## run.sh

```bash
#!/bin/bash
# the make line also repeats each setting of config.mk as NAME=value (left out here)
make -C /OpenROAD-flow-scripts/flow DESIGN_CONFIG=/design/flow/config.mk WORK_HOME=/design/flow/orfs CLKGATE_MAP_FILE= finish
```

## config.mk

```make
export PLATFORM = sky130hd
export DESIGN_NAME = system_top
export DESIGN_NICKNAME = system_top
export VERILOG_FILES = /design/flow/design.v
export SDC_FILE = /design/flow/constraint.sdc
export NUM_CORES = 4
export LEC_CHECK = 0
export ABC_AREA = 0
export CAP_MARGIN = 15
export CORE_ASPECT_RATIO = 0.72
export CORE_MARGIN = 2
export CORE_UTILIZATION = 72
export CTS_CLUSTER_DIAMETER = 363
export HOLD_SLACK_MARGIN = 0.3
export SETUP_SLACK_MARGIN = -0.17
export SLEW_MARGIN = 20
export TNS_END_PERCENT = 10
```

## constraint.sdc

```tcl
create_clock -name core_clock -period 2.68 [get_ports {clk}]
set_input_delay 0.5360 -clock core_clock [delete_from_list [all_inputs] [get_ports {clk}]]
set_output_delay 0.5360 -clock core_clock [all_outputs]
set_load 0.01 [all_outputs]
```

## design.v

```verilog
module fifo_sync #(
    parameter DATA_WIDTH = 8,
    parameter DEPTH      = 16
)(
    input  wire                  clk,
    input  wire                  rst,
    input  wire                  wr_en,
    input  wire [DATA_WIDTH-1:0] din,
    output wire                  full,
    input  wire                  rd_en,
    output reg  [DATA_WIDTH-1:0] dout,
    output wire                  empty
);
    localparam ADDR_WIDTH = $clog2(DEPTH);
    reg [DATA_WIDTH-1:0]   mem [0:DEPTH-1];
    reg [ADDR_WIDTH-1:0]   wr_ptr;
    reg [ADDR_WIDTH-1:0]   rd_ptr;
    reg [ADDR_WIDTH:0]     count;
    assign full  = (count == DEPTH);
    assign empty = (count == 0);
    always @(posedge clk) begin
        if (rst)
            wr_ptr <= 0;
        else if (wr_en && !full) begin
            mem[wr_ptr]                 <= din;
            wr_ptr                      <= wr_ptr + 1'b1;
        end
    end
    always @(posedge clk) begin
        if (rst) begin
            rd_ptr <= 0;
            dout   <= 0;
        end else if (rd_en && !empty) begin
            dout   <= mem[rd_ptr];
            rd_ptr <= rd_ptr + 1'b1;
        end
    end
    always @(posedge clk) begin
        if (rst) count <= 0;
        else begin
            case ({wr_en && !full, rd_en && !empty})
                2'b10: count <= count + 1'b1;    
                2'b01: count <= count - 1'b1;    
                2'b11: count <= count;           
                default: count <= count;         
            endcase
        end
    end
endmodule
module uart_rx #(
    parameter integer CLOCK_FREQ = 125_000_000,
    parameter integer BAUD_RATE  = 1_953_125  
)(
    input  wire        clk,
    input  wire        rst,
    input  wire        rx,
    output reg  [7:0]  data_out,
    output reg         data_valid
);
    localparam integer TICKS_16X = CLOCK_FREQ / (BAUD_RATE * 16);
    localparam IDLE  = 2'b00;
    localparam START = 2'b01;
    localparam DATA  = 2'b10;
    localparam STOP  = 2'b11;
    reg [1:0]  current_state, next_state;
    reg [31:0] tick_cnt;
    reg [3:0]  sample_cnt;  
    reg [2:0]  bit_cnt;
    reg [7:0]  shift_reg;
    reg [1:0]  rx_sync;
    always @(posedge clk) begin
        if (rst) rx_sync <= 2'b11;
        else     rx_sync <= {rx_sync[0], rx};
    end
    wire rx_s = rx_sync[1];
    always @(posedge clk) begin
        if (rst) current_state <= IDLE;
        else     current_state <= next_state;
    end
    wire tick_done = (tick_cnt == TICKS_16X - 1);
    always @(*) begin
        next_state = current_state;
        case (current_state)
            IDLE: begin
                if (rx_s == 1'b0)  next_state = START;                   
            end
            START: begin
                if (tick_done && sample_cnt == 7 && rx_s == 1'b1)
                    next_state = IDLE;
                else if (tick_done && sample_cnt == 15)
                    next_state = DATA;  
            end
            DATA: begin
                if (tick_done && sample_cnt == 15 && bit_cnt == 7)
                    next_state = STOP;  
            end
            STOP: begin
                if (tick_done && sample_cnt == 15)
                    next_state = IDLE;  
            end
        endcase
    end
    always @(posedge clk) begin
        if (rst) begin
            tick_cnt   <= 0;
            sample_cnt <= 0;
            bit_cnt    <= 0;
            shift_reg  <= 8'b00;
            data_valid <= 1'b0;
            data_out   <= 8'b0;
        end else begin
            data_valid <= 1'b0;
            if (tick_cnt < TICKS_16X - 1) begin
                tick_cnt <= tick_cnt + 1;
            end else begin
                tick_cnt <= 0;
                case (current_state)
                    IDLE: begin
                        sample_cnt <= 0;
                        bit_cnt    <= 0;
                    end
                    START: begin
                        if (sample_cnt == 15) sample_cnt <= 0;
                        else                  sample_cnt <= sample_cnt + 1;
                    end
                    DATA: begin
                        if (sample_cnt == 7) begin
                            shift_reg[bit_cnt] <= rx_s;
                        end
                        if (sample_cnt == 15) begin
                            sample_cnt <= 0;
                            if (bit_cnt == 7) bit_cnt <= 0;
                            else              bit_cnt <= bit_cnt + 1;
                        end else begin
                            sample_cnt <= sample_cnt + 1;
                        end
                    end
                    STOP: begin
                        if (sample_cnt == 15) begin
                            sample_cnt <= 0;
                            data_out   <= shift_reg;
                            data_valid <= 1'b1;
                        end else begin
                            sample_cnt <= sample_cnt + 1;
                        end
                    end
                endcase
            end
        end
    end
endmodule
module uart_tx #(
    parameter integer CLOCK_FREQ = 125_000_000,
    parameter integer BAUD_RATE  = 1_953_125  
)(
    input  wire       clk,
    input  wire       rst,
    input  wire [7:0] data_in,
    input  wire       data_valid,
    output reg        tx,
    output reg        tx_ready
);
    localparam integer TICKS_PER_BIT = CLOCK_FREQ / BAUD_RATE;
    localparam IDLE     = 1'b0;
    localparam ACTIVE   = 1'b1;
    reg         current_state, next_state;
    reg [31:0]  tick_cnt;
    reg [3:0]   bit_cnt;      
    reg [9:0]   tx_frame;
    wire        bit_done;
    always @(posedge clk) begin
        if (rst)    current_state <= IDLE;
        else        current_state <= next_state;
    end
    always @(*) begin
        next_state = current_state;
        case (current_state)
            IDLE:   if (data_valid) next_state = ACTIVE;
            ACTIVE: if (bit_done)   next_state = (bit_cnt == 9) ? IDLE : ACTIVE;
        endcase
    end
    always @(posedge clk) begin
        if (rst) begin
            tx         <= 1'b1;
            tx_ready   <= 1'b1;
        end else begin
            case (current_state)
                IDLE: begin
                    tx       <= 1'b1;  
                    tx_ready <= 1'b1;
                    if (data_valid) begin
                        tx_frame <= {1'b1, data_in, 1'b0};
                        tx       <= 1'b0; 
                        bit_cnt  <= 0;
                        tick_cnt <= 0;
                        tx_ready <= 1'b0;
                    end
                end
                ACTIVE: begin
                    if (bit_done) begin
                        tick_cnt <= 0;
                        if (bit_cnt == 9) begin
                            tx      <= 1'b1; 
                        end else begin
                            tx      <= tx_frame[bit_cnt + 1];
                            bit_cnt <= bit_cnt + 1;
                        end
                    end else begin
                        tick_cnt    <= tick_cnt + 1;
                    end
                end
            endcase
        end
    end
    assign bit_done = (tick_cnt == TICKS_PER_BIT - 1);
endmodule
module protocol_handler(
    input wire          clk,
    input wire          rst,
    output reg          rx_rd,
    input  wire         rx_empty,
    input  wire [7:0]   rx_data,
    output reg          tx_wr,
    input  wire         tx_full,
    output reg [7:0]    tx_data,
    input wire          card_OK,     
    input wire [31:0]   UID,         
    input wire          dispensing_active, 
    output reg [4:0]    dispenser_start,
    output reg [3:0]    count_A, count_B, count_C, count_D, count_E,
    input  wire [4:0]   input_ir,
    output reg          led1
);
    localparam CMD_MAX = 32;
    localparam IDLE       = 3'd0;
    localparam FETCH      = 3'd1;
    localparam WAIT_RX    = 3'd2;
    localparam PROCESS    = 3'd3;
    localparam RESPOND    = 3'd4;
    localparam TRANSMIT   = 3'd5;
    localparam WAIT_TX    = 3'd6;
    localparam RFID_SEND  = 3'd7;
    reg [2:0] current_state, next_state;
    reg       system_authorized;          
    reg       session_captured;           
    reg [31:0] session_uid;
    reg       disp_active_prev;
    reg [7:0] rx_buf [0:CMD_MAX-1];
    reg [7:0] tx_buf [0:CMD_MAX-1];
    reg [5:0] rx_len;
    reg [5:0] tx_len;
    reg [5:0] tx_idx;
    wire [7:0] rx_upper = (rx_data >= 8'h61 && rx_data <= 8'h7A) ? (rx_data - 8'h20) : rx_data;
    localparam LOCKOUT   = 200_000;    
    localparam BLINK_BIT = 11;         
    reg [$clog2(LOCKOUT+1)-1:0] lockout_cnt;
    reg [BLINK_BIT:0] blink_timer;
    always @(posedge clk) begin
        if (rst) begin
            current_state    <= IDLE;
            disp_active_prev <= 1'b0;
        end else begin
            current_state    <= next_state;
            disp_active_prev <= dispensing_active;
        end
    end
    always @(*) begin
        next_state = current_state;
        if (card_OK && system_authorized && !session_captured && lockout_cnt == 0 && current_state == IDLE) begin
            next_state = RFID_SEND;
        end 
        else if (disp_active_prev && !dispensing_active && current_state == IDLE) begin
            next_state = RESPOND;
        end
        else begin
            case (current_state)
                IDLE:
                    if (!rx_empty) next_state = FETCH;
                FETCH:
                    next_state = WAIT_RX;
                WAIT_RX:
                    next_state = PROCESS;
                PROCESS: begin
                    if (rx_len == 0 && (rx_upper <= 8'h20)) next_state = IDLE;
                    else if (rx_upper == 8'h0A || rx_upper == 8'h0D) begin
                        if (rx_len == 1 && rx_buf[0] == "T") next_state = RFID_SEND;
                        else next_state = RESPOND;
                    end
                    else if (rx_len >= CMD_MAX) next_state = IDLE;
                    else next_state = IDLE;
                end
                RESPOND:
                    if (tx_len > 0) next_state = TRANSMIT;
                    else            next_state = IDLE;
                RFID_SEND:
                    next_state = TRANSMIT;
                TRANSMIT: begin
                    if (tx_idx < tx_len) begin
                        if (!tx_full) next_state = WAIT_TX;
                        else          next_state = TRANSMIT;
                    end else begin
                        next_state = IDLE;
                    end
                end
                WAIT_TX:
                    next_state = TRANSMIT;
                default: next_state = IDLE;
            endcase
        end
    end
    always @(posedge clk) begin
        if (rst) begin
            rx_rd             <= 1'b0;
            tx_wr             <= 1'b0;
            rx_len            <= 6'd0;
            tx_len            <= 6'd0;
            tx_idx            <= 6'd0;
            system_authorized <= 1'b0;
            session_captured  <= 1'b0;
            led1              <= 1'b0;
            lockout_cnt       <= 0;
            blink_timer       <= 0;
            session_uid       <= 32'h0;
            dispenser_start   <= 5'b00000;
            count_A           <= 4'd0;
            count_B           <= 4'd0;
            count_C           <= 4'd0;
            count_D           <= 4'd0;
            count_E           <= 4'd0;
        end else begin
            rx_rd <= 1'b0;
            tx_wr <= 1'b0;
            if (!system_authorized) begin
                led1        <= 1'b0;
                blink_timer <= 0;
            end else begin
                blink_timer <= blink_timer + 1'b1;
                if (session_captured) begin
                    led1 <= 1'b1;            
                end else begin
                    led1 <= blink_timer[BLINK_BIT];  
                end
            end
            if (lockout_cnt > 0) lockout_cnt <= lockout_cnt - 1;
            case (next_state)
                FETCH: begin
                    rx_rd <= 1'b1;
                end
                PROCESS: begin
                    if (current_state == WAIT_RX) begin
                        if (rx_len < CMD_MAX && rx_upper > 8'h20 && rx_upper != 8'h0A && rx_upper != 8'h0D) begin
                            rx_buf[rx_len] <= rx_upper;
                            rx_len         <= rx_len + 1'b1;
                        end
                    end
                end
                RESPOND: begin
                    tx_len          <= 0;
                    tx_idx          <= 0;
                    dispenser_start <= 5'b00000;
                    if (disp_active_prev && !dispensing_active) begin
						tx_buf[0] <= "D"; 
						tx_buf[1] <= "O"; 
						tx_buf[2] <= "N"; 
						tx_buf[3] <= "E"; 
						tx_buf[4] <= 8'h0A;
						tx_len    <= 5;
                    end
                    else if (rx_len == 5 && rx_buf[0] == "S" && rx_buf[1] == "T" && rx_buf[2] == "A" && rx_buf[3] == "R" && rx_buf[4] == "T") begin
                        system_authorized <= 1'b1;
                        session_captured  <= 1'b0;
                        session_uid       <= 32'h0;
                    end
                    else if (rx_len == 3 && rx_buf[0] == "E" && rx_buf[1] == "N" && rx_buf[2] == "D") begin
						system_authorized <= 1'b0;
						session_captured  <= 1'b0;
						session_uid       <= 32'h0;
						tx_buf[0] <= "S"; 
						tx_buf[1] <= "T"; 
						tx_buf[2] <= "K"; 
						tx_buf[3] <= ":";
						tx_buf[4] <= input_ir[4] ? 8'h31 : 8'h30;
						tx_buf[5] <= input_ir[3] ? 8'h31 : 8'h30;
						tx_buf[6] <= input_ir[2] ? 8'h31 : 8'h30;
						tx_buf[7] <= input_ir[1] ? 8'h31 : 8'h30;
						tx_buf[8] <= input_ir[0] ? 8'h31 : 8'h30;
						tx_buf[9] <= 8'h0A;
						tx_len    <= 10;
                    end
                    else if (system_authorized) begin
                        if (rx_len == 4 && rx_buf[0] == "P" && rx_buf[1] == "I" && rx_buf[2] == "N" && rx_buf[3] == "G") begin
							tx_buf[0] <= "P"; 
							tx_buf[1] <= "O"; 
							tx_buf[2] <= "N"; 
							tx_buf[3] <= "G"; 
							tx_buf[4] <= 8'h0A;
							tx_len    <= 5;
                        end
                        else if (rx_len == 14 && rx_buf[0] == "M" && rx_buf[1] == "E" && rx_buf[2] == "D" && !dispensing_active) begin
							count_A <= rx_buf[5] - 8'h30; 
							count_B <= rx_buf[7] - 8'h30; 
							count_C <= rx_buf[9] - 8'h30;
							count_D <= rx_buf[11] - 8'h30; 
							count_E <= rx_buf[13] - 8'h30;
							if (rx_buf[5]  > 8'h30) dispenser_start[0] <= 1'b1;
							if (rx_buf[7]  > 8'h30) dispenser_start[1] <= 1'b1;
							if (rx_buf[9]  > 8'h30) dispenser_start[2] <= 1'b1;
							if (rx_buf[11] > 8'h30) dispenser_start[3] <= 1'b1;
							if (rx_buf[13] > 8'h30) dispenser_start[4] <= 1'b1;
							tx_buf[0] <= "D"; 
							tx_buf[1] <= "I"; 
							tx_buf[2] <= "S"; 
							tx_buf[3] <= "P"; 
							tx_buf[4] <= "E"; 
							tx_buf[5] <= "N";
							tx_buf[6] <= "S"; 
							tx_buf[7] <= "I"; 
							tx_buf[8] <= "N"; 
							tx_buf[9] <= "G"; 
							tx_buf[10]<= "."; 
							tx_buf[11]<= ".";
							tx_buf[12]<= "."; 
							tx_buf[13]<= 8'h0A;
							tx_len    <= 14;
                        end else begin
                            tx_buf[0] <= "E"; tx_buf[1] <= "R"; tx_buf[2] <= "R"; tx_buf[3] <= 8'h0A;
                            tx_len    <= 4;
                        end
                    end
                    rx_len <= 6'd0;
                end
                RFID_SEND: begin
					session_captured 	<= 1'b1;  
					session_uid      	<= UID;
					tx_buf[0] 			<= "P"; 
					tx_buf[1] 			<= "I"; 
					tx_buf[2] 			<= "D"; 
					tx_buf[3] 			<= ":";
					tx_buf[4] 			<= UID[31:24]; 
					tx_buf[5] 			<= UID[23:16]; 
					tx_buf[6] 			<= UID[15:8]; 
					tx_buf[7] 			<= UID[7:0];
					tx_buf[8] 			<= 8'h0A;
					tx_len    			<= 9;
					tx_idx    			<= 0;
					rx_len    			<= 0;
					lockout_cnt 		<= LOCKOUT;
                end
                WAIT_TX: begin
                    tx_data <= tx_buf[tx_idx];
                    tx_wr   <= 1'b1;
                    tx_idx  <= tx_idx + 1'b1;
                end 
            endcase
        end
    end
endmodule
module uart_controller (
    input  wire         clk,
    input  wire         rst,
    input  wire         rx,
    output wire         tx,
    output wire         led1,
    input  wire [31:0]  UID,
    input  wire         card_OK,
    input  wire [4:0]   ir_status,
    input  wire         dispensing_active,
    output wire [4:0]   dispenser_start,
    output wire [3:0]   count_A, count_B, count_C, count_D, count_E
);
    wire [7:0]  rx_data_raw;
    wire        rx_valid_raw;
    wire [7:0]  rx_fifo_dout;
    wire        rx_fifo_empty;
    wire        rx_fifo_rd;
    wire [7:0]  tx_fifo_din;
    wire        tx_fifo_full;
    wire        tx_wr_en;
    wire [7:0]  tx_fifo_dout;
    wire        tx_fifo_empty;   
    wire        tx_ready;
    reg [1:0] current_state, next_state;
    reg        tx_fifo_rd;     
    reg        tx_data_valid;  
    localparam IDLE       = 2'b00;
    localparam FETCH_FIFO = 2'b01;
    localparam SEND_UART  = 2'b10;
    localparam WAIT_ACK   = 2'b11; 
    always @(posedge clk) begin
        if (rst)    current_state <= IDLE;
        else        current_state <= next_state;
    end
    always @(*) begin
        next_state = current_state;
        case (current_state)
            IDLE: begin
                if (!tx_fifo_empty && tx_ready) next_state = FETCH_FIFO;
            end
            FETCH_FIFO: begin
                next_state = SEND_UART;
            end
            SEND_UART: begin
                next_state = WAIT_ACK;
            end
            WAIT_ACK: begin
                if (!tx_ready) next_state = IDLE;
            end
            default: next_state = IDLE;
        endcase
    end
    always @(posedge clk) begin
        if (rst) begin
            tx_fifo_rd     <= 1'b0;
            tx_data_valid  <= 1'b0;
        end else begin
            tx_fifo_rd     <= 1'b0;
            tx_data_valid  <= 1'b0;
            case (next_state)
                FETCH_FIFO: begin
                    tx_fifo_rd    <= 1'b1; 
                end
                SEND_UART: begin
                    tx_data_valid <= 1'b1; 
                end
            endcase
        end
    end
    uart_rx u_rx (
        .clk        (clk), 
        .rst        (rst), 
        .rx         (rx),
        .data_out   (rx_data_raw), 
        .data_valid (rx_valid_raw)
    );
    fifo_sync rx_fifo (
        .clk        (clk), 
        .rst        (rst),
        .wr_en      (rx_valid_raw), 
        .din        (rx_data_raw),
        .rd_en      (rx_fifo_rd), 
        .dout       (rx_fifo_dout), 
        .empty      (rx_fifo_empty),
        .full       () 
    );
    protocol_handler handler (
        .clk        (clk), 
        .rst        (rst),
        .rx_rd      (rx_fifo_rd), 
        .rx_empty   (rx_fifo_empty), 
        .rx_data    (rx_fifo_dout),
        .tx_wr      (tx_wr_en), 
        .tx_full    (tx_fifo_full), 
        .tx_data    (tx_fifo_din),
        .led1       (led1), 
        .card_OK    (card_OK),
        .UID        (UID),
        .input_ir   (ir_status),
        .dispensing_active      (dispensing_active),
        .dispenser_start        (dispenser_start),
        .count_A                (count_A),
        .count_B                (count_B),
        .count_C                (count_C),
        .count_D                (count_D),
        .count_E                (count_E)
    );
    fifo_sync tx_fifo (
        .clk        (clk), 
        .rst        (rst),
        .wr_en      (tx_wr_en), 
        .din        (tx_fifo_din),
        .rd_en      (tx_fifo_rd), 
        .dout       (tx_fifo_dout), 
        .empty      (tx_fifo_empty),
        .full       (tx_fifo_full)
    );
    uart_tx u_tx (
        .clk        (clk), 
        .rst        (rst),
        .data_in    (tx_fifo_dout), 
        .data_valid (tx_data_valid),
        .tx         (tx), 
        .tx_ready   (tx_ready)
    );
endmodule
module spi_master #(
    parameter DATA_WIDTH = 16,      
    parameter CLK_DIV    = 32,      
    parameter CPOL       = 0,       
    parameter CPHA       = 0,       
    parameter LSB_FIRST  = 0,        
    parameter LEAD_TICKS = 15,
    parameter LAG_TICKS  = 15
)(
    input  wire                   clk,
    input  wire                   rst,
    input  wire                   start,
    input  wire [DATA_WIDTH-1:0]  tx_data,
    output reg  [DATA_WIDTH-1:0]  rx_data,
    output reg                    busy,
    output reg                    sclk,
    output reg                    mosi,
    input  wire                   miso,
    output reg                    cs_n
);
    reg [$clog2(CLK_DIV)-1:0]   clk_cnt;
    reg [$clog2(DATA_WIDTH):0]  bit_cnt;
    reg [DATA_WIDTH-1:0]        shift_reg;
    reg [1:0]                   miso_sync; 
    localparam IDLE     = 2'b00;
    localparam LEAD_IN  = 2'b01;
    localparam TRANSFER = 2'b10;
    localparam DONE     = 2'b11;
    reg [1:0] state;
    always @(posedge clk) miso_sync <= {miso_sync[0], miso};
    wire sample_edge = (CPHA == 0); 
    always @(posedge clk) begin
        if (rst) begin
            state     <= IDLE;
            sclk      <= CPOL;
            cs_n      <= 1;
            mosi      <= 0;
            rx_data   <= 0;
            bit_cnt   <= 0;
            clk_cnt   <= 0;
            shift_reg <= 0;
            busy      <= 0;
        end else begin
            case (state)
                IDLE: begin
                    cs_n    <= 1;
                    sclk    <= CPOL;
                    busy    <= 0;
                    clk_cnt <= 0;
                    if (start) begin
                        state     <= LEAD_IN;
                        shift_reg <= tx_data;
                        busy      <= 1;
                    end
                end
                LEAD_IN: begin
                    cs_n    <= 0;
                    clk_cnt <= clk_cnt + 1;
                    mosi    <= LSB_FIRST ? shift_reg[0] : shift_reg[DATA_WIDTH-1];
                    if (clk_cnt == LEAD_TICKS) begin
                        state   <= TRANSFER;
                        bit_cnt <= DATA_WIDTH;
                        clk_cnt <= 0;
                    end
                end
                TRANSFER: begin
                    if (bit_cnt > 0) begin
                        clk_cnt <= clk_cnt + 1;
                        if (clk_cnt == CLK_DIV/2 - 1) begin
                            sclk <= ~sclk;
                            if (sample_edge) begin
                                shift_reg <= LSB_FIRST ? {miso_sync[1], shift_reg[DATA_WIDTH-1:1]} : {shift_reg[DATA_WIDTH-2:0], miso_sync[1]};
                            end else begin
                                mosi <= LSB_FIRST ? shift_reg[0] : shift_reg[DATA_WIDTH-1];
                            end
                        end 
                        else if (clk_cnt == CLK_DIV - 1) begin
                            sclk    <= ~sclk;
                            clk_cnt <= 0;
                            bit_cnt <= bit_cnt - 1;
                            if (sample_edge) begin
                                if (bit_cnt > 1) 
                                    mosi <= LSB_FIRST ? shift_reg[0] : shift_reg[DATA_WIDTH-1];
                            end else begin
                                shift_reg <= LSB_FIRST ? {miso_sync[1], shift_reg[DATA_WIDTH-1:1]} : {shift_reg[DATA_WIDTH-2:0], miso_sync[1]};
                            end
                        end
                    end else begin
                        state   <= DONE;
                        clk_cnt <= 0;
                        rx_data <= shift_reg;
                    end
                end
                DONE: begin
                    clk_cnt <= clk_cnt + 1;
                    if (clk_cnt == LAG_TICKS) begin
                        cs_n    <= 1;
                        sclk    <= CPOL;
                        state   <= IDLE;
                    end
                end
            endcase
        end
    end
endmodule
module rc522 (
    input               clk,             
    input               rst,           
    input               miso,            
    output              sclk,            
    output              mosi,            
    output              cs_n,            
    output reg          nrst_pd,             
    output reg [31:0]   UID,             
    output reg          card_OK          
);
 localparam  	CommandReg              = 8'h01 << 1,    
                ComIEnReg               = 8'h02 << 1,    
                DivIEnReg               = 8'h03 << 1,    
                ComIrqReg               = 8'h04 << 1,    
                DivIrqReg               = 8'h05 << 1,    
                ErrorReg                = 8'h06 << 1,    
                Status1Reg              = 8'h07 << 1,    
                Status2Reg              = 8'h08 << 1,    
                FIFODataReg             = 8'h09 << 1,    
                FIFOLevelReg            = 8'h0A << 1,    
                WaterLevelReg           = 8'h0B << 1,    
                ControlReg              = 8'h0C << 1,    
                BitFramingReg           = 8'h0D << 1,    
                CollReg                 = 8'h0E << 1,    
                ModeReg                 = 8'h11 << 1,    
                TxModeReg               = 8'h12 << 1,    
                RxModeReg               = 8'h13 << 1,    
                TxControlReg            = 8'h14 << 1,    
                TxASKReg                = 8'h15 << 1,    
                TxSelReg                = 8'h16 << 1,    
                RxSelReg                = 8'h17 << 1,    
                RxThresholdReg          = 8'h18 << 1,    
                DemodReg                = 8'h19 << 1,    
                MfTxReg                 = 8'h1C << 1,    
                MfRxReg                 = 8'h1D << 1,    
                SerialSpeedReg          = 8'h1F << 1,    
                CRCResultRegH           = 8'h21 << 1,    
                CRCResultRegL           = 8'h22 << 1,
                ModWidthReg             = 8'h24 << 1,    
                RFCfgReg                = 8'h26 << 1,    
                GsNReg                  = 8'h27 << 1,    
                CWGsPReg                = 8'h28 << 1,    
                ModGsPReg               = 8'h29 << 1,    
                TModeReg                = 8'h2A << 1,    
                TPrescalerReg           = 8'h2B << 1,    
                TReloadRegH             = 8'h2C << 1,    
                TReloadRegL             = 8'h2D << 1,
                TCounterValueRegH       = 8'h2E << 1,    
                TCounterValueRegL       = 8'h2F << 1,
                TestSel1Reg             = 8'h31 << 1,    
                TestSel2Reg             = 8'h32 << 1,    
                TestPinEnReg            = 8'h33 << 1,    
                TestPinValueReg         = 8'h34 << 1,    
                TestBusReg              = 8'h35 << 1,    
                AutoTestReg             = 8'h36 << 1,    
                VersionReg              = 8'h37 << 1,    
                AnalogTestReg           = 8'h38 << 1,    
                TestDAC1Reg             = 8'h39 << 1,    
                TestDAC2Reg             = 8'h3A << 1,    
                TestADCReg              = 8'h3B << 1;    
    localparam  PCD_Idle                = 8'h00,         
                PCD_Mem                 = 8'h01,         
                PCD_GenerateRandomID    = 8'h02,         
                PCD_CalcCRC             = 8'h03,         
                PCD_Transmit            = 8'h04,         
                PCD_NoCmdChange         = 8'h07,         
                PCD_Receive             = 8'h08,         
                PCD_Transceive          = 8'h0C,         
                PCD_MFAuthent           = 8'h0E,         
                PCD_SoftReset           = 8'h0F;         
    localparam  PICC_CMD_REQA           = 8'h26,         
                PICC_CMD_WUPA          = 8'h52,          
		PICC_CMD_CT            = 8'h88,          
                PICC_CMD_SEL_CL1       = 8'h93,          
                PICC_CMD_SEL_CL2       = 8'h95,          
                UltraPICC_CMD_SEL_CL3       = 8'h97,          
		PICC_CMD_HLTA          = 8'h50,          
                PICC_CMD_RATS          = 8'hE0,          
                PICC_CMD_MF_AUTH_KEY_A = 8'h60,          
                PICC_CMD_MF_AUTH_KEY_B = 8'h61,          
                PICC_CMD_MF_READ       = 8'h30,          
                PICC_CMD_MF_WRITE      = 8'hA0,          
                PICC_CMD_MF_DECREMENT  = 8'hC0,          
                PICC_CMD_MF_INCREMENT  = 8'hC1,          
                PICC_CMD_MF_RESTORE    = 8'hC2,          
                PICC_CMD_MF_TRANSFER   = 8'hB0,          
                PICC_CMD_UL_WRITE      = 8'hA2;          
    reg         spi_start;  
    reg [15:0]  data_tx;    
    wire [15:0] data_rx;    
    wire        spi_busy;	 
    reg         new_card;	 
    spi_master #(
        .DATA_WIDTH     (16),
        .CLK_DIV        (32),
        .CPOL           (0),
        .CPHA           (0),
        .LEAD_TICKS     (15),
        .LAG_TICKS      (15)
    ) spi_module (
        .clk            (clk),
        .rst            (rst),
        .start          (spi_start),
        .tx_data        (data_tx),
        .rx_data        (data_rx),
        .sclk           (sclk),
        .mosi           (mosi),
        .miso           (miso),
        .cs_n           (cs_n),
        .busy           (spi_busy)
    );
    localparam  STEP_BITS = 10;          
    reg [31:0]  cnt;					 
    reg [2:0]   cnt_2; 					 
    reg [7:0]   FIFOLevelReg_Value;	 
    reg [7:0]   BCC;					 
    reg [9:0] instr_step;  
    task spi_write;
        input [7:0] reg_addr;
        input [7:0] value;
        begin
            spi_start   <= 1;
            data_tx     <= {reg_addr, value};	 
        end										 
    endtask
    task spi_read;
        input [7:0] reg_addr;
        begin
            spi_start   <= 1;							 
            data_tx     <= {reg_addr | 8'h80, 8'h00};	 
        end
    endtask
    always @(posedge clk) begin
        if (rst) begin
            instr_step      <= 0;
            spi_start       <= 0;
            nrst_pd             <= 1;   				 
            UID             <= 32'h00000000;
            cnt             <= 0;
            cnt_2           <= 0;
            new_card        <= 0;
            card_OK         <= 0;
        end else begin													 
            if  (&cnt[4:0] && spi_start)                                     
                spi_start   <= 0;											
            if  (&cnt[STEP_BITS-1:0] && ~spi_busy) begin                              
                case (instr_step)											 
                    1:  nrst_pd <= 0;                                            
                    2:  nrst_pd <= 1;                                            
                    50: spi_write (TxModeReg,       8'h00);                  
                    51: spi_write (RxModeReg,       8'h00);                  
                    52: spi_write (ModWidthReg,     8'h26);                  
                    53: spi_write (TModeReg,        8'h80);                  
                    54: spi_write (TPrescalerReg,   8'hA9);            
                    55: spi_write (TReloadRegH,     8'h03);
                    56: spi_write (TReloadRegL,     8'hE8);
                    57: spi_write (TxASKReg,        8'h40);                  
                    58: spi_write (ModeReg,         8'h3D);                  
                    59: spi_read  (TxControlReg);							 
                    60: spi_write (TxControlReg,    8'h03 | data_rx[7:0]);        
                    62: spi_write (CommandReg,      PCD_Idle);               
                    63: spi_write (ComIrqReg,       8'h7F);                  
                    64: spi_write (FIFOLevelReg,    8'h80);                  
                    65: spi_write (FIFODataReg,     PICC_CMD_REQA);          
                    66: spi_write (BitFramingReg,   8'h07);                  
                    67: spi_write (CommandReg,      PCD_Transceive);         
                    68: spi_write (BitFramingReg,   8'h87);                  
                    70: spi_read  (ComIrqReg);                               
                    71: if (data_rx[5])                                      
                            new_card <= 1;
                    73: spi_write (FIFOLevelReg,    8'h80);                  
                    74: spi_write (FIFODataReg,     PICC_CMD_SEL_CL1);       
                    75: spi_write (FIFODataReg,     8'h20);
                    76: spi_write (BitFramingReg,   8'h00);                  
                    77: spi_write (CommandReg,      PCD_Transceive);         
                    78: spi_write (BitFramingReg,   8'h80);                  
                    83: spi_read  (FIFOLevelReg);
                    84: FIFOLevelReg_Value <= data_rx[7:0];
                    85: spi_read  (FIFODataReg);
                    86: UID[31:24] <= data_rx[7:0];
                    87: spi_read  (FIFODataReg);
                    88: UID[23:16] <= data_rx[7:0];
                    89: spi_read  (FIFODataReg);
                    90: UID[15:8] <= data_rx[7:0];
                    91: spi_read  (FIFODataReg);
                    92: UID[7:0] <= data_rx[7:0];
                    93: spi_read  (FIFODataReg);
                    94: BCC <= data_rx[7:0];                                     
                    95: new_card <= 0;
                    96: if ((FIFOLevelReg_Value == 5) && (BCC == (UID[31:24] ^ UID[23:16] ^ UID[15:8] ^ UID[7:0])))
                            card_OK <= 1;
                    97: card_OK <= 0;
                endcase
                if (instr_step == 72 && ~new_card) begin  
                    cnt_2 <= cnt_2 + 1;
                    if (cnt_2 == 5) begin
                        cnt_2 <= 0;
                        instr_step <= 62;
                    end else
                        instr_step <= 70;
                end else if (instr_step == 501)
                    instr_step <= 62;
                else
                    instr_step <= instr_step + 1;
            end
            cnt <= cnt + 1;
        end
    end
endmodule
module servo_fsm_unit (
    input  wire clk,             
    input  wire rst,             
    input  wire start_trigger,   
    input  wire [3:0] num_turns, 
    output reg  pwm_out,
    output reg  busy            
);
    localparam FRAME_COUNT = 200;        
    localparam MIN_PULSE   = 20;         
    localparam MAX_PULSE   = 101;        
    localparam STEP        = 5;          
    localparam ONE_SEC     = 2_000;      
    localparam ST_IDLE       = 3'b000;
    localparam ST_PAUSE_LOW  = 3'b001;  
    localparam ST_SWEEP_UP   = 3'b010;
    localparam ST_PAUSE_HIGH = 3'b011;  
    localparam ST_SWEEP_DOWN = 3'b100;
    localparam ST_CHECK      = 3'b101;
    reg [2:0]  state;
    reg [$clog2(FRAME_COUNT)-1:0] counter;
    reg [$clog2(FRAME_COUNT)-1:0] pulse_width;
    reg [3:0]  current_turn;
    reg [$clog2(ONE_SEC)-1:0] wait_counter; 
    reg start_reg;
    wire start_edge = (start_trigger && !start_reg);
    always @(posedge clk) begin
        if (rst) begin
            state <= ST_IDLE;
            counter <= 0;
            pulse_width <= MIN_PULSE;
            current_turn <= 0;
            pwm_out <= 0;
            busy <= 0;
            start_reg <= 0;
            wait_counter <= 0;
        end else begin
            start_reg <= start_trigger;
            if (counter >= FRAME_COUNT - 1) counter <= 0;
            else counter <= counter + 1;
            pwm_out <= (counter < pulse_width);
            case (state)
                ST_IDLE: begin
                    busy <= 0;
                    current_turn <= 0;
                    pulse_width <= MIN_PULSE;
                    if (start_edge && num_turns > 0) begin
                        state <= ST_PAUSE_LOW;
                        busy <= 1;
                        wait_counter <= 0;
                    end
                end
                ST_PAUSE_LOW: begin
                    pulse_width <= MIN_PULSE;
                    if (wait_counter >= ONE_SEC - 1) begin
                        state <= ST_SWEEP_UP;
                        wait_counter <= 0;
                    end else begin
                        wait_counter <= wait_counter + 1;
                    end
                end
                ST_SWEEP_UP: begin
                    if (counter == 0) begin 
                        if (pulse_width >= MAX_PULSE) begin
                            state <= ST_PAUSE_HIGH;
                            wait_counter <= 0;
                        end else begin
                            pulse_width <= pulse_width + STEP;
                        end
                    end
                end
                ST_PAUSE_HIGH: begin
                    pulse_width <= MAX_PULSE;
                    if (wait_counter >= ONE_SEC - 1) begin
                        state <= ST_SWEEP_DOWN;
                        wait_counter <= 0;
                    end else begin
                        wait_counter <= wait_counter + 1;
                    end
                end
                ST_SWEEP_DOWN: begin
                    if (counter == 0) begin
                        if (pulse_width <= MIN_PULSE) begin
                            state <= ST_CHECK;
                        end else begin
                            pulse_width <= pulse_width - STEP;
                        end
                    end
                end
                ST_CHECK: begin
                    if (current_turn + 1 >= num_turns) begin
                        state <= ST_IDLE;
                    end else begin
                        current_turn <= current_turn + 1;
                        state <= ST_PAUSE_LOW;
                        wait_counter <= 0;
                    end
                end
                default: state <= ST_IDLE;
            endcase
        end
    end
endmodule
module servo_fsm_unit_anticlockwise (
    input  wire clk,             
    input  wire rst,             
    input  wire start_trigger,   
    input  wire [3:0] num_turns, 
    output reg  pwm_out,
    output reg  busy            
);
    localparam FRAME_COUNT = 200;        
    localparam MIN_PULSE   = 20;         
    localparam START_PULSE = 98;         
    localparam STEP        = 5;          
    localparam ONE_SEC     = 2_000;      
    localparam ST_IDLE        = 3'b000;
    localparam ST_PAUSE_START = 3'b001;  
    localparam ST_SWEEP_DOWN  = 3'b010;  
    localparam ST_PAUSE_MIN   = 3'b011;  
    localparam ST_SWEEP_UP    = 3'b100;  
    localparam ST_CHECK       = 3'b101;
    reg [2:0]  state;
    reg [$clog2(FRAME_COUNT)-1:0] counter;
    reg [$clog2(FRAME_COUNT)-1:0] pulse_width;
    reg [3:0]  current_turn;
    reg [$clog2(ONE_SEC)-1:0] wait_counter; 
    reg start_reg;
    wire start_edge = (start_trigger && !start_reg);
    always @(posedge clk) begin
        if (rst) begin
            state <= ST_IDLE;
            counter <= 0;
            pulse_width <= START_PULSE; 
            current_turn <= 0;
            pwm_out <= 0;
            busy <= 0;
            start_reg <= 0;
            wait_counter <= 0;
        end else begin
            start_reg <= start_trigger;
            if (counter >= FRAME_COUNT - 1) counter <= 0;
            else counter <= counter + 1;
            pwm_out <= (counter < pulse_width);
            case (state)
                ST_IDLE: begin
                    busy <= 0;
                    current_turn <= 0;
                    pulse_width <= START_PULSE; 
                    if (start_edge && num_turns > 0) begin
                        state <= ST_PAUSE_START;
                        busy <= 1;
                        wait_counter <= 0;
                    end
                end
                ST_PAUSE_START: begin
                    pulse_width <= START_PULSE;
                    if (wait_counter >= ONE_SEC - 1) begin
                        state <= ST_SWEEP_DOWN;
                        wait_counter <= 0;
                    end else begin
                        wait_counter <= wait_counter + 1;
                    end
                end
                ST_SWEEP_DOWN: begin
                    if (counter == 0) begin 
                        if (pulse_width <= MIN_PULSE) begin
                            state <= ST_PAUSE_MIN;
                            wait_counter <= 0;
                        end else begin
                            pulse_width <= pulse_width - STEP;
                        end
                    end
                end
                ST_PAUSE_MIN: begin
                    pulse_width <= MIN_PULSE;
                    if (wait_counter >= ONE_SEC - 1) begin
                        state <= ST_SWEEP_UP;
                        wait_counter <= 0;
                    end else begin
                        wait_counter <= wait_counter + 1;
                    end
                end
                ST_SWEEP_UP: begin
                    if (counter == 0) begin
                        if (pulse_width >= START_PULSE) begin
                            state <= ST_CHECK;
                        end else begin
                            pulse_width <= pulse_width + STEP;
                        end
                    end
                end
                ST_CHECK: begin
                    if (current_turn + 1 >= num_turns) begin
                        state <= ST_IDLE;
                    end else begin
                        current_turn <= current_turn + 1;
                        state <= ST_PAUSE_START; 
                        wait_counter <= 0;
                    end
                end
                default: state <= ST_IDLE;
            endcase
        end
    end
endmodule
module system_top (
    input  wire         clk, 
    input  wire         rst,
    input  wire         rx,
    output wire         tx,
    input  wire         miso,
    output wire         sclk,
    output wire         mosi,
    output wire         cs_n,
    output wire         nrst_pd,
    output wire [4:0]   pwm_servos,  
    input  wire [4:0]   input_ir,
	output wire [4:0] led_busy,
	output wire         led1, led2
);
    wire [31:0] UID;
    wire        card_OK;
    wire [4:0] disp_start;
    wire [3:0] s_count [0:4];   
    wire [4:0] busy_servo;
    wire dispensing_active = |busy_servo;
    assign led2     = dispensing_active;
	assign led_busy = busy_servo;
    rc522 rfid_inst (
        .clk            (clk),
        .rst            (rst),
        .miso           (miso),
        .sclk           (sclk),
        .mosi           (mosi),
        .cs_n           (cs_n),
        .nrst_pd        (nrst_pd),
        .UID            (UID),
        .card_OK        (card_OK)
    );
    wire [3:0] count_A, count_B, count_C, count_D, count_E;
    assign s_count[0] = count_A;
    assign s_count[1] = count_B;
    assign s_count[2] = count_C;
    assign s_count[3] = count_D;
    assign s_count[4] = count_E;
    uart_controller comm_inst(
        .clk            (clk),
        .rst            (rst),
        .rx             (rx),
        .tx             (tx),
        .led1           (led1),
        .UID            (UID),
        .card_OK        (card_OK),
        .ir_status      (input_ir),
        .dispensing_active  (dispensing_active),
        .dispenser_start    (disp_start),
        .count_A        (count_A),
        .count_B        (count_B),
        .count_C        (count_C),
        .count_D        (count_D),
        .count_E        (count_E)
    );
    genvar i;
    generate
        for (i = 1; i < 5; i = i + 1) begin: servo_dispensers
            servo_fsm_unit servo_inst1(
                .clk            (clk),
                .rst            (rst),
                .start_trigger  (disp_start[i]),
                .num_turns      (s_count[i]),
                .pwm_out        (pwm_servos[i]),
                .busy           (busy_servo[i])
            );
        end
    endgenerate
	servo_fsm_unit_anticlockwise servo_inst2(
		.clk            (clk),
		.rst            (rst),
		.start_trigger  (disp_start[0]),
		.num_turns      (s_count[0]),
		.pwm_out        (pwm_servos[0]),
		.busy           (busy_servo[0])
	);
endmodule
```

==> impl_metrics.tcl, run 1 <==
# implementation run metrics
set metrics [dict create \
    fin_crit_ps 3110 \
    yosys.stat.chipArea_um2 43700 \
    finalMaxSlewViolations 0 \
    maxCapViolCount 0 \
    comb_area_um2 18500 \
    yosys.area.top_type "edfxtp_1" \
    hold_start "rfid_inst.spi_module.miso_sync[0]" \
    overflow 0 \
    pg_seq_w 0.0159 \
    finalClockPeriodUsage_pct 116 \
    grt_max_degree 123 \
    cp_top_family "simple AND/OR/NAND/NOR gates" \
    start_kind "flop" \
    yosys.area_share.aoi_pct 9.81 \
    routed_wl_um 103000 \
    cts.sinks 980 \
    critPathBufInv 2 \
    pwr-share-comb_pct 4.1 \
    finalNetCount 4415 \
    enable_flop_cells 474 \
    die_h_um 213 \
    fin_tns_setup_ps -53760 \
    synth_flops 980 \
    worstRegToRegCells 9 \
    slew_headroom_pct 33.1 \
    hold_viol 0 \
    dpl.hpwl_um 68300 \
    mux_share_pct 6.32 \
    power.internal_w 0.0236 \
    crit_cells 9 \
    port_buffers 25 \
    so_faults "setup timing" \
    endpoint_kind "flop" \
    clock_path_buffers 3 \
    path_cells "or4_4 -> or2_4 -> o2111a_2 -> and3_4 -> or3_4 -> and3_4 -> a211oi_4 -> buf_12 -> clkbuf_16" \
    synth_cell_types 90 \
    fin_ws_ps -432 \
    viasPerCell 6.35 \
    ff_type "dfxtp_1" \
    p_clk_w 0.0131 \
    initCoreUtil_pct 73.0 \
    worstMarginPinSlew_ps 1000 \
    postSynthAreaPerCell_um2 11.0 \
    core_area_um2 59900 \
    yosysWarnings 155 \
    cts-root-buf "clkbuf_16" \
    hold_path_end "rfid_inst.spi_module.miso_sync[1]" \
    postSynthCellCount 3981 \
    netlist.area_leader.share_pct 32.6 \
    outcome "failed layout checks" \
    wl_per_cell_um 20.3 \
    slowest_stage "or4_4" \
    layout.area.seq_um2 24400 \
    async_flop_share_pct 0 \
    finalPower_w 0.0302 \
    fin_hold_ws_ps 340 \
    top_level_ports 26 \
    setup_violations 258 \
    dieArea_um2 62700 \
    clockPowerShare_pct 43.3 \
    arrival_ps 3490 \
    grt_pass1_wl_um 165000 \
    r2r_end "comm_inst.handler.tx_buf[7][3]" \
    final_util_pct 83.8 \
    final_antenna_net_count 0 \
    die_w_um 294 \
    rsz0062_at_grt "true" \
    power_density_nw_per_um2 602 \
    grt_pass1_vias 31600 \
    vias 32400 \
    area_leaders "edfxtp_1 (33%), dfxtp_1 (23%), ha_1 (4.6%)" \
    cts_buffers 90 \
    comb_power_w 0.00124 \
    clock_latency_ps 680 \
    ys_sh_simple_pct 15.9 \
    grt_use_total_pct 33.0 \
    synthTopCellsByCount "dfxtp_1 (506), edfxtp_1 (474), nor2_1 (469), nand2_1 (350), a21oi_1 (227)" \
    logic_family "simple AND/OR/NAND/NOR gates" \
    swShare_pct 21.8 \
    fmax_mhz 321 \
    r2r_setup_slack_ps -430 \
    synth_seq_share_pct 55.7 \
    cp-startpoint "comm_inst.rx_fifo.dout[2]" \
    yosysMostFrequentCell "dfxtp_1" \
    finClkSkew_ps 20.5 \
    dr.pass1.iters 8 \
    crit_fanout 7 \
    ir_drop_mv 0.850 \
    critPathCapture "comm_inst.handler.tx_buf[7][3]" \
    leakage_nw 18.8 \
    cts_tree "built" \
    pwr-share-seq_pct 52.6 \
    top_power_group "registers" \
    clk_pin_slew_ps 60 \
    fa_ha_area_share_pct 4.93 \
    syn_to_final_growth_pct 14.8 \
    syn_area_um2 43700 \
    cpMostUsedCell "and3_4" \
    gp_congestion 0.949 \
    warnings 62 \
    layout.cells.non_filler 5097 \
    switching_power_w 0.00658 \
    cp_slowest_stage_delay_ps 550 \
    ys_cells 3981 \
    rows 76 \
    placed_cells 4910 \
    critical_path_required_ps 3060 \
    yosys.area_share.xor_xnor_pct 4.31 \
    drt_iter0_drc 3156 \
    remaining_drc_errors 0 \
    nFillCells 3112 \
    crit_type "reg2reg" \
    min_path_type "reg2reg" \
    reg2reg_from "comm_inst.rx_fifo.dout[2]" \
    cts_htree_levels 3 \
    antenna_found_initial 1 \
    worstHoldPathCells 0 \
]
layout make-up:
type                       count  share of cell area (%)
multi-input combinational   2694                    36.9
clock inverter                44                   0.912
timing repair buffer         310                    5.33
sequential                   980                    48.6
inverter                     162                    1.22
tap                          780                    1.94
clock buffer                 126                    5.13
antenna                        1                 0.00499
stage by stage:
| stage | setup WS (ps) | area (um2) |
|---|---|---|
| floorplan | -1030 | 43900 |
| global placement | -433 | 46500 |
| detailed placement | -606 | 46500 |
| CTS | -381 | 49900 |
| global route | -517 | 50200 |
| finish | -432 | 50200 |
timing repair:
item                       CTS  global route
buffers inserted             8             4
cloned                       2             2
hold buffers                 3             0
resized                     60            60
hold endpoints to repair    19             0
pin swaps                   14            20
setup endpoints to repair  247           284
routing by layer:
layer	vias to the layer above	routed length (um)	GRT usage (%)
met2	1485	49500	54.6
met3	225	8360	5.36
li1	14900	-	-
met1	15700	42900	45.6
met5	-	0	0
met4	0	2570	9.75
==> inputs of run 2 (changes only) <==
- ABC_AREA: 0 -> default
- CAP_MARGIN: 15 -> 20
- CORE_ASPECT_RATIO: 0.72 -> default
- CTS_CLUSTER_DIAMETER: 363 -> 295
- CTS_CLUSTER_SIZE: default -> 16
- HOLD_SLACK_MARGIN: 0.3 -> default
- SETUP_SLACK_MARGIN: -0.17 -> 0.49
==> run 2 against run 1 <==
Worst hold slack lost 130 ps. Setup slack hardly changed. Sequential share of layout area down 0.47 points. Fmax is essentially flat. Final area up 1.3%. Synthesized cell count stayed put. The layout still fails its checks (setup timing). Global-route usage is 0.50 points lower. Register-to-register slack hardly changed. Flip-flop count unchanged. Critical path depth is 9 higher. Core utilization up 0.58 points. Non-clock buffer count grew 18.
==> impl_metrics.tcl, run 2 <==
# implementation run metrics
set metrics [dict create \
    fin_hold_ws_ps 205 \
    r2r_setup_slack_ps -430 \
    fin_ws_ps -432 \
    cp-startpoint "comm_inst.handler.rx_buf[2][7]" \
    clock_path_buffers 3 \
    postSynthCellCount 3981 \
    rsz0062_at_grt "true" \
    postSynthAreaPerCell_um2 11.0 \
    netlist.area_leader.share_pct 32.6 \
    clockPowerShare_pct 37.4 \
    comb_power_w 0.00127 \
    cp_top_family "buffers and inverters" \
    top_level_ports 26 \
    finalClockPeriodUsage_pct 116 \
    overflow 0 \
    ys_sh_simple_pct 15.9 \
    yosysWarnings 155 \
    so_faults "setup timing" \
    power.internal_w 0.0213 \
    port_buffers 25 \
    antenna_found_initial 0 \
    worstHoldPathCells 2 \
    vias 32300 \
    fmax_mhz 321 \
    async_flop_share_pct 0 \
    gp_congestion 0.900 \
    dieArea_um2 62700 \
    cts_buffers 71 \
    swShare_pct 22.1 \
    synth_flops 980 \
    cts.sinks 980 \
    arrival_ps 3520 \
    cts_htree_levels 3 \
    warnings 60 \
    grt_pass1_vias 31900 \
    final_util_pct 84.4 \
    yosysMostFrequentCell "dfxtp_1" \
    placed_cells 4919 \
    dpl.hpwl_um 66500 \
    maxCapViolCount 0 \
    pwr-share-comb_pct 4.6 \
    pg_seq_w 0.0159 \
    power_density_nw_per_um2 539 \
    p_clk_w 0.0102 \
    synth_seq_share_pct 55.7 \
    ys_cells 3981 \
    area_leaders "edfxtp_1 (33%), dfxtp_1 (23%), ha_1 (4.6%)" \
    initCoreUtil_pct 72.6 \
    top_power_group "registers" \
    final_antenna_net_count 0 \
    synthTopCellsByCount "dfxtp_1 (506), edfxtp_1 (474), nor2_1 (469), nand2_1 (350), a21oi_1 (227)" \
    outcome "failed layout checks" \
    finalMaxSlewViolations 0 \
    cts_tree "built" \
    yosys.area_share.aoi_pct 9.81 \
    ff_type "dfxtp_1" \
    worstMarginPinSlew_ps 957 \
    pwr-share-seq_pct 58.0 \
    yosys.stat.chipArea_um2 43700 \
    wl_per_cell_um 20.7 \
    r2r_end "comm_inst.handler.tx_buf[1][2]" \
    fin_crit_ps 3110 \
    syn_area_um2 43700 \
    hold_viol 0 \
    endpoint_kind "flop" \
    cts-root-buf "clkbuf_16" \
    clock_latency_ps 640 \
    core_area_um2 60200 \
    reg2reg_from "comm_inst.handler.rx_buf[2][7]" \
    worstRegToRegCells 18 \
    setup_violations 252 \
    rows 90 \
    logic_family "simple AND/OR/NAND/NOR gates" \
    crit_cells 18 \
    layout.cells.non_filler 5072 \
    crit_fanout 8 \
    syn_to_final_growth_pct 16.2 \
    slew_headroom_pct 35.5 \
    yosys.area.top_type "edfxtp_1" \
    nFillCells 3125 \
    finClkSkew_ps 21.9 \
    yosys.area_share.xor_xnor_pct 4.31 \
    critPathCapture "comm_inst.handler.tx_buf[1][2]" \
    critical_path_required_ps 3090 \
    grt_max_degree 60 \
    die_w_um 250 \
    fa_ha_area_share_pct 4.93 \
    routed_wl_um 105000 \
    enable_flop_cells 474 \
    clk_pin_slew_ps 80 \
    switching_power_w 0.00606 \
    start_kind "flop" \
    synth_cell_types 90 \
    crit_type "reg2reg" \
    viasPerCell 6.36 \
    min_path_type "in2reg" \
    remaining_drc_errors 0 \
    final_cell_area_um2 50800 \
    cpMostUsedCell "buf_6" \
    placed_area_um2 46700 \
    ctsHoldBuffers 0 \
    dr.pass1.iters 6 \
    ir_drop_mv 0.645 \
    pre_cts_ws_ps -666 \
    die_h_um 250 \
    finalNetCount 4414 \
    drt_iter0_drc 3004 \
    leakage_nw 18.7 \
    hold_start "rst" \
    path_cells "nor4b_4 -> buf_4 -> buf_6 -> buf_6 -> buf_6 -> buf_6 -> buf_6 -> buf_6 -> buf_6 -> buf_6 -> buf_6 -> nand4_1 -> nor4_4 -> buf_4 -> o21ai_4 -> a21oi_4 -> nor2_4 -> clkbuf_16" \
    mux_share_pct 6.32 \
    slowest_stage "edfxtp_1" \
    critPathBufInv 12 \
    grt_use_total_pct 32.6 \
    grt_pass1_wl_um 165000 \
    cp_slowest_stage_delay_ps 440 \
]
==> run 2: layer usage <==
metal / vias to the layer above / track usage, % / part of all wire, %
met5: - / 0 / 0
met1: 15800 / 41.3 / 39
met3: 298 / 4.93 / 6.2
li1: 14900 / - / -
met4: 0 / 12.2 / 3.8
met2: 1328 / 56.7 / 51
==> run 2: through the flow <==
| step | power, W | TNS, ps |
|---|---|---|
| 2_1_floorplan | 0.0169 | -112070 |
| 3_3_place_gp | 0.0173 | -69280 |
| 3_5_place_dp | 0.0174 | -85980 |
| 4_1_cts | 0.0274 | -27550 |
| 5_1_grt | 0.0281 | -70620 |
| 6_report | 0.0274 | -50100 |
==> run 2: area by class of cell <==
class,count,area [um2],share of cell area (%)
flip-flops and latches,980,24400,48.1
inverters,162,623,1.23
repair buffers,328,2970,5.85
multi-input cells,2694,19800,38.9
diodes,1,2.50,0.00492
clock buffers,117,1950,3.84
clock inverters,8,104,0.204
well taps,782,978,1.93
==> run 2: repair_timing <==
action	4_1_cts	5_1_grt
setup buffers	20	2
gates resized	216	271
setup endpoints to repair	694	763
cloned	1	4
endpoints found under the hold margin	0	0
pin swaps	72	124
==> inputs of run 3 (changes only) <==
- ABC_AREA: default -> 1
- CAP_MARGIN: 20 -> 15
- CORE_ASPECT_RATIO: default -> 0.72
- CORE_UTILIZATION: 72 -> 70
- CTS_CLUSTER_DIAMETER: 295 -> default
- CTS_CLUSTER_SIZE: 16 -> default
- HOLD_SLACK_MARGIN: default -> 0.29
- SETUP_SLACK_MARGIN: 0.49 -> 0.69
- TNS_END_PERCENT: 10 -> default
==> run 3 against run 2 <==
The layout still fails its checks (setup timing). First-iteration DRC count grew 65%. Total power is 13% higher. Critical path type unchanged. Setup slack better by 110 ps. Synthesized cell count rose by 21%. Flip-flop count did not move. Register-to-register slack better by 110 ps. Cell count grew 21%. Die size rose by 4.4%.
==> impl_metrics.tcl, run 3 <==
# implementation run metrics
set metrics [dict create \
    outcome "failed layout checks" \
    so_faults "setup timing" \
    finalClockPeriodUsage_pct 112 \
    clock_path_buffers 3 \
    placed_cells 5775 \
    hold_path_end "rfid_inst.spi_module.miso_sync[1]" \
    start_kind "flop" \
    wl_per_cell_um 19.9 \
    pwr-share-seq_pct 51.6 \
    ys_cells 4829 \
    critical_path_required_ps 3230 \
    critPathBufInv 6 \
    r2r_setup_slack_ps -330 \
    enable_flop_cells 474 \
    finalNetCount 5376 \
    cts_tree "built" \
    hold_start "rfid_inst.spi_module.miso_sync[0]" \
    rsz0062_at_grt "true" \
    pwr-share-comb_pct 5.2 \
    globalRouteMet3Util_pct 5.89 \
    critPathCapture "comm_inst.handler.rx_len[4]" \
    ff_type "dfxtp_1" \
    fin_crit_ps 3010 \
    worstHoldPathCells 0 \
    worstMarginPinSlew_ps 827 \
    cts.sinks 980 \
    yosysWarnings 155 \
    top_power_group "registers" \
    cts_htree_levels 3 \
    crit_cells 22 \
    synthTopCellsByCount "nor2_1 (660), inv_1 (638), nand2_1 (548), dfxtp_1 (506), edfxtp_1 (474)" \
    port_buffers 25 \
    routed_wl_um 122000 \
    crit_fanout 6 \
    leakage_nw 20.8 \
    finClkSkew_ps 55.9 \
    ys_sh_simple_pct 18.0 \
    area_leaders "edfxtp_1 (32%), dfxtp_1 (23%), nor2_1 (5.6%)" \
    dpl.hpwl_um 68200 \
    antenna_cells 0 \
    use_met1_pct 46.5 \
    power.internal_w 0.0239 \
    setup_violations 229 \
    syn_to_final_growth_pct 22.8 \
    grt_pass1_vias 33100 \
    drt_iter0_drc 4950 \
    cp_top_family "simple AND/OR/NAND/NOR gates" \
    slew_headroom_pct 44.7 \
    initCoreUtil_pct 70.6 \
    gp_congestion 0.954 \
    grtUsageMet2_pct 48.6 \
    yosys.stat.chipArea_um2 44400 \
    postSynthCellCount 4829 \
    core_area_um2 62900 \
    yosys.area_share.aoi_pct 12.9 \
    warnings 60 \
    vias 37700 \
    path_cells "nand2_2 -> inv_1 -> nand2_2 -> nand3_4 -> nand2_2 -> nand2_2 -> inv_2 -> nand2_1 -> nand2_2 -> nand4_1 -> nand2_1 -> nand2_2 -> nand2_4 -> buf_12 -> buf_6 -> nand2_8 -> nor2_8 -> buf_6 -> buf_6 -> nor2_4 -> nand3_2 -> o21ai_1" \
    synth_flops 980 \
    placed_area_um2 47200 \
    overflow 0 \
    crit_type "reg2reg" \
    postSynthAreaPerCell_um2 9.19 \
    grt_max_degree 78 \
    mux_share_pct 0.541 \
    grt_use_total_pct 31.7 \
    antenna_found_initial 0 \
    power_density_nw_per_um2 565 \
    maxCapViolCount 0 \
    pre_cts_ws_ps -92.5 \
    top_level_ports 26 \
    fmax_mhz 333 \
    clock_latency_ps 700 \
    yosysMostFrequentCell "nor2_1" \
    syn_area_um2 44400 \
    reg2reg_from "comm_inst.rx_fifo.dout[3]" \
    synth_cell_types 68 \
    clockPowerShare_pct 43.2 \
    fin_ws_ps -325 \
    async_flop_share_pct 0 \
    comb_power_w 0.00162 \
    swShare_pct 22.5 \
    cts-root-buf "clkbuf_16" \
    fin_hold_ws_ps 327 \
    ir_drop_mv 0.563 \
    cpMostUsedCell "nand2_2" \
    grt_pass1_wl_um 169000 \
    clk_pin_slew_ps 90 \
    top_usage_layer "met2" \
    dr.pass1.iters 15 \
    yosys.area_share.xor_xnor_pct 1.91 \
    yosys.area.top_type "edfxtp_1" \
    min_path_type "reg2reg" \
    synth_seq_share_pct 54.9 \
    p_clk_w 0.0133 \
    cp_slowest_stage_delay_ps 390 \
    netlist.area_leader.share_pct 32.1 \
    rows 78 \
    logic_family "simple AND/OR/NAND/NOR gates" \
    final_cell_area_um2 54500 \
    layout.cells.non_filler 6114 \
    cts_buffers 89 \
    finalMaxSlewViolations 0 \
    cp-startpoint "comm_inst.rx_fifo.dout[3]" \
    arrival_ps 3560 \
    final_antenna_net_count 0 \
    endpoint_kind "flop" \
    die_w_um 301 \
    dieArea_um2 65500 \
    viasPerCell 6.17 \
    slowest_stage "dfxtp_4" \
    hold_viol 0 \
    fa_ha_area_share_pct 4.85 \
    die_h_um 218 \
    worstRegToRegCells 22 \
    switching_power_w 0.00693 \
    r2r_end "comm_inst.handler.rx_len[4]" \
    remaining_drc_errors 0 \
    pg_seq_w 0.0159 \
]
run 3: cell type report:
| class | count | area [um2] |
|---|---|---|
| repair buffers | 383 | 3750 |
| clock inverters | 38 | 399 |
| fillers | 3190 | 8330 |
| well taps | 840 | 1050 |
| inverters | 648 | 2490 |
| flip-flops and latches | 980 | 24500 |
| multi-input cells | 3096 | 19700 |
| repair inverters | 1 | 7.51 |
| clock buffers | 128 | 2610 |
run 3: timing repair:
action	in CTS	in global routing
cloned	8	13
pin swaps	42	191
gates resized	108	643
setup buffers	34	117
endpoints found under the setup margin	597	809
hold endpoints to repair	6	0
hold buffers	1	0
run 3: metrics by stage:
step           utilization (%)  power (W)  setup TNS, ps
4_1_cts                   81.2     0.0306              0
3_5_place_dp              75.1     0.0176          -5360
2_1_floorplan                -     0.0172          -7210
3_3_place_gp              75.1     0.0176          -3130
6_report                  86.7     0.0308         -41030
5_1_grt                   86.7     0.0315         -40720
run 3: metal layers:
| metal | part of all wire, % | vias to the layer above |
|---|---|---|
| li1 | - | 17400 |
| met1 | 41 | 17700 |
| met3 | 10 | 494 |
| met4 | 4.0 | 0 |
| met2 | 45 | 2131 |
| met5 | 0 | - |
==> inputs of run 4 (changes only) <==
- ABC_AREA: 1 -> 0
- CORE_ASPECT_RATIO: 0.72 -> 1.81
- CORE_UTILIZATION: 70 -> 72
- CTS_CLUSTER_DIAMETER: default -> 363
- HOLD_SLACK_MARGIN: 0.29 -> default
- PLACE_DENSITY: default -> 0.84
- SETUP_SLACK_MARGIN: 0.69 -> -0.17
==> run 4 against run 3 <==
The layout still fails its checks (setup timing). Flip-flop count unchanged. Synthesized area decreased by 1.5%. Sequential power about the same. Die size decreased by 4.1%. Combinational power decreased by 24%.
==> impl_metrics.tcl, run 4 <==
# implementation run metrics
set metrics [dict create \
    slew_headroom_pct 30.0 \
    arrival_ps 3520 \
    rsz0062_at_grt "true" \
    finalClockPeriodUsage_pct 117 \
    die_h_um 336 \
    core_area_um2 60100 \
    dieArea_um2 62800 \
    comb_area_um2 19000 \
    ff_type "dfxtp_1" \
    finalNetCount 4439 \
    start_kind "flop" \
    logic_family "simple AND/OR/NAND/NOR gates" \
    critical_path_required_ps 3060 \
    fmax_mhz 318 \
    drt_iter0_drc 3709 \
    synth_flops 980 \
    yosys.area_share.aoi_pct 9.81 \
    syn_to_final_growth_pct 16.4 \
    cts.sinks 980 \
    min_path_type "in2reg" \
    finClkSkew_ps 36.4 \
    crit_fanout 5 \
    worstRegToRegCells 12 \
    cp-startpoint "servo_dispensers[1].servo_inst1.busy" \
    comb_power_w 0.00123 \
    routed_wl_um 117000 \
    clock_latency_ps 680 \
    yosys.area_share.xor_xnor_pct 4.31 \
    async_flop_share_pct 0 \
    worstMarginPinSlew_ps 1040 \
    layout.area.seq_um2 24400 \
    p_clk_w 0.0125 \
    ys_cells 3981 \
    yosys.area.top_type "edfxtp_1" \
    ys_sh_simple_pct 15.9 \
    overflow 0 \
    so_faults "setup timing" \
    initCoreUtil_pct 72.7 \
    final_util_pct 84.7 \
    reg2reg_from "servo_dispensers[1].servo_inst1.busy" \
    finalMaxSlewViolations 0 \
    hold_start "rst" \
    met3_length_um 7800 \
    clock_path_buffers 3 \
    crit_type "reg2reg" \
    path_cells "nor4_2 -> buf_4 -> and3_1 -> nand2_1 -> nand2_1 -> o211a_1 -> and3_4 -> buf_6 -> buf_8 -> a21oi_4 -> a211oi_4 -> buf_6" \
    maxCapViolCount 0 \
    power.internal_w 0.0232 \
    synth_seq_share_pct 55.7 \
    leakage_nw 19.0 \
    pwr-share-comb_pct 4.1 \
    synth_cell_types 90 \
    r2r_setup_slack_ps -460 \
    area_leaders "edfxtp_1 (33%), dfxtp_1 (23%), ha_1 (4.6%)" \
    clockPowerShare_pct 42.3 \
    cp_top_family "simple AND/OR/NAND/NOR gates" \
    pg_seq_w 0.0159 \
    met1_length_um 37500 \
    port_buffers 25 \
    hold_path_end "comm_inst.handler.blink_timer[1]" \
    antenna_found_initial 2 \
    outcome "failed layout checks" \
    rows 121 \
    top_power_group "registers" \
    postSynthCellCount 3981 \
    clk_pin_slew_ps 70 \
    layout.cells.non_filler 5131 \
    grt_pass1_wl_um 169000 \
    cts_htree_levels 3 \
    enable_flop_cells 474 \
    cts_buffers 84 \
    syn_area_um2 43700 \
    wl_met2_um 61700 \
    fin_crit_ps 3140 \
    final_cell_area_um2 50900 \
    dpl.hpwl_um 68700 \
    netlist.area_leader.share_pct 32.6 \
    synthTopCellsByCount "dfxtp_1 (506), edfxtp_1 (474), nor2_1 (469), nand2_1 (350), a21oi_1 (227)" \
    placed_cells 4930 \
    power_density_nw_per_um2 582 \
    pwr-share-seq_pct 53.6 \
    nFillCells 3050 \
    placed_area_um2 46800 \
    finalPower_w 0.0296 \
    die_w_um 187 \
    yosysWarnings 155 \
    ir_drop_mv 0.586 \
    final_antenna_net_count 0 \
    hold_viol 0 \
    wl_per_cell_um 22.8 \
    fin_ws_ps -463 \
    worstHoldPathCells 3 \
    mux_share_pct 6.32 \
    top_layer "met5" \
    setup_violations 273 \
    gp_congestion 0.929 \
    grt_max_degree 139 \
    top_level_ports 26 \
    switching_power_w 0.00643 \
    yosysMostFrequentCell "dfxtp_1" \
    cp_slowest_stage_delay_ps 390 \
    postSynthAreaPerCell_um2 11.0 \
    r2r_end "comm_inst.handler.tx_buf[4][6]" \
    vias 33600 \
    warnings 61 \
    endpoint_kind "flop" \
    cts_tree "built" \
    remaining_drc_errors 0 \
    yosys.stat.chipArea_um2 43700 \
    crit_cells 12 \
    critPathCapture "comm_inst.handler.tx_buf[4][6]" \
    critPathBufInv 4 \
    grt_pass1_vias 32900 \
    grt_use_total_pct 33.9 \
    swShare_pct 21.7 \
    dr.pass1.iters 8 \
    viasPerCell 6.55 \
    cts-root-buf "clkbuf_16" \
    fa_ha_area_share_pct 4.93 \
    slowest_stage "and3_1" \
]
run 4: repair_timing:
| action | in CTS | in global routing |
|---|---|---|
| resized | 61 | 145 |
| setup buffers | 18 | 30 |
| pin swaps | 17 | 33 |
| hold buffers | 0 | 0 |
| gates cloned | 4 | 6 |
| endpoints found under the setup margin | 216 | 236 |
run 4: layout make-up:
type                    instances  area share (%)
inverters                     162            1.21
diodes                          1         0.00492
clock buffers                 115            4.72
repair buffers                339            6.06
flip-flops and latches        980            47.9
multi-input cells            2695            37.4
clock inverters                40           0.796
well taps                     799            1.96
run 4: stage by stage:
step                TNS [ps]  hold WS (ps)  worst slack [ps]
global placement      -58190           318              -575
global route          -88150           337              -501
floorplan             -70050           310             -1030
detailed placement    -66670           316              -557
CTS                   -47060           304              -355
finish                -66330           315              -463
run 4: routing by layer:
metal	track usage, %	up-vias
met5	0	-
met4	22.1	2
met2	64.4	1801
li1	-	14900
met1	34.1	16200
met3	4.86	679
Power is estimated from default activity; no workload was simulated.
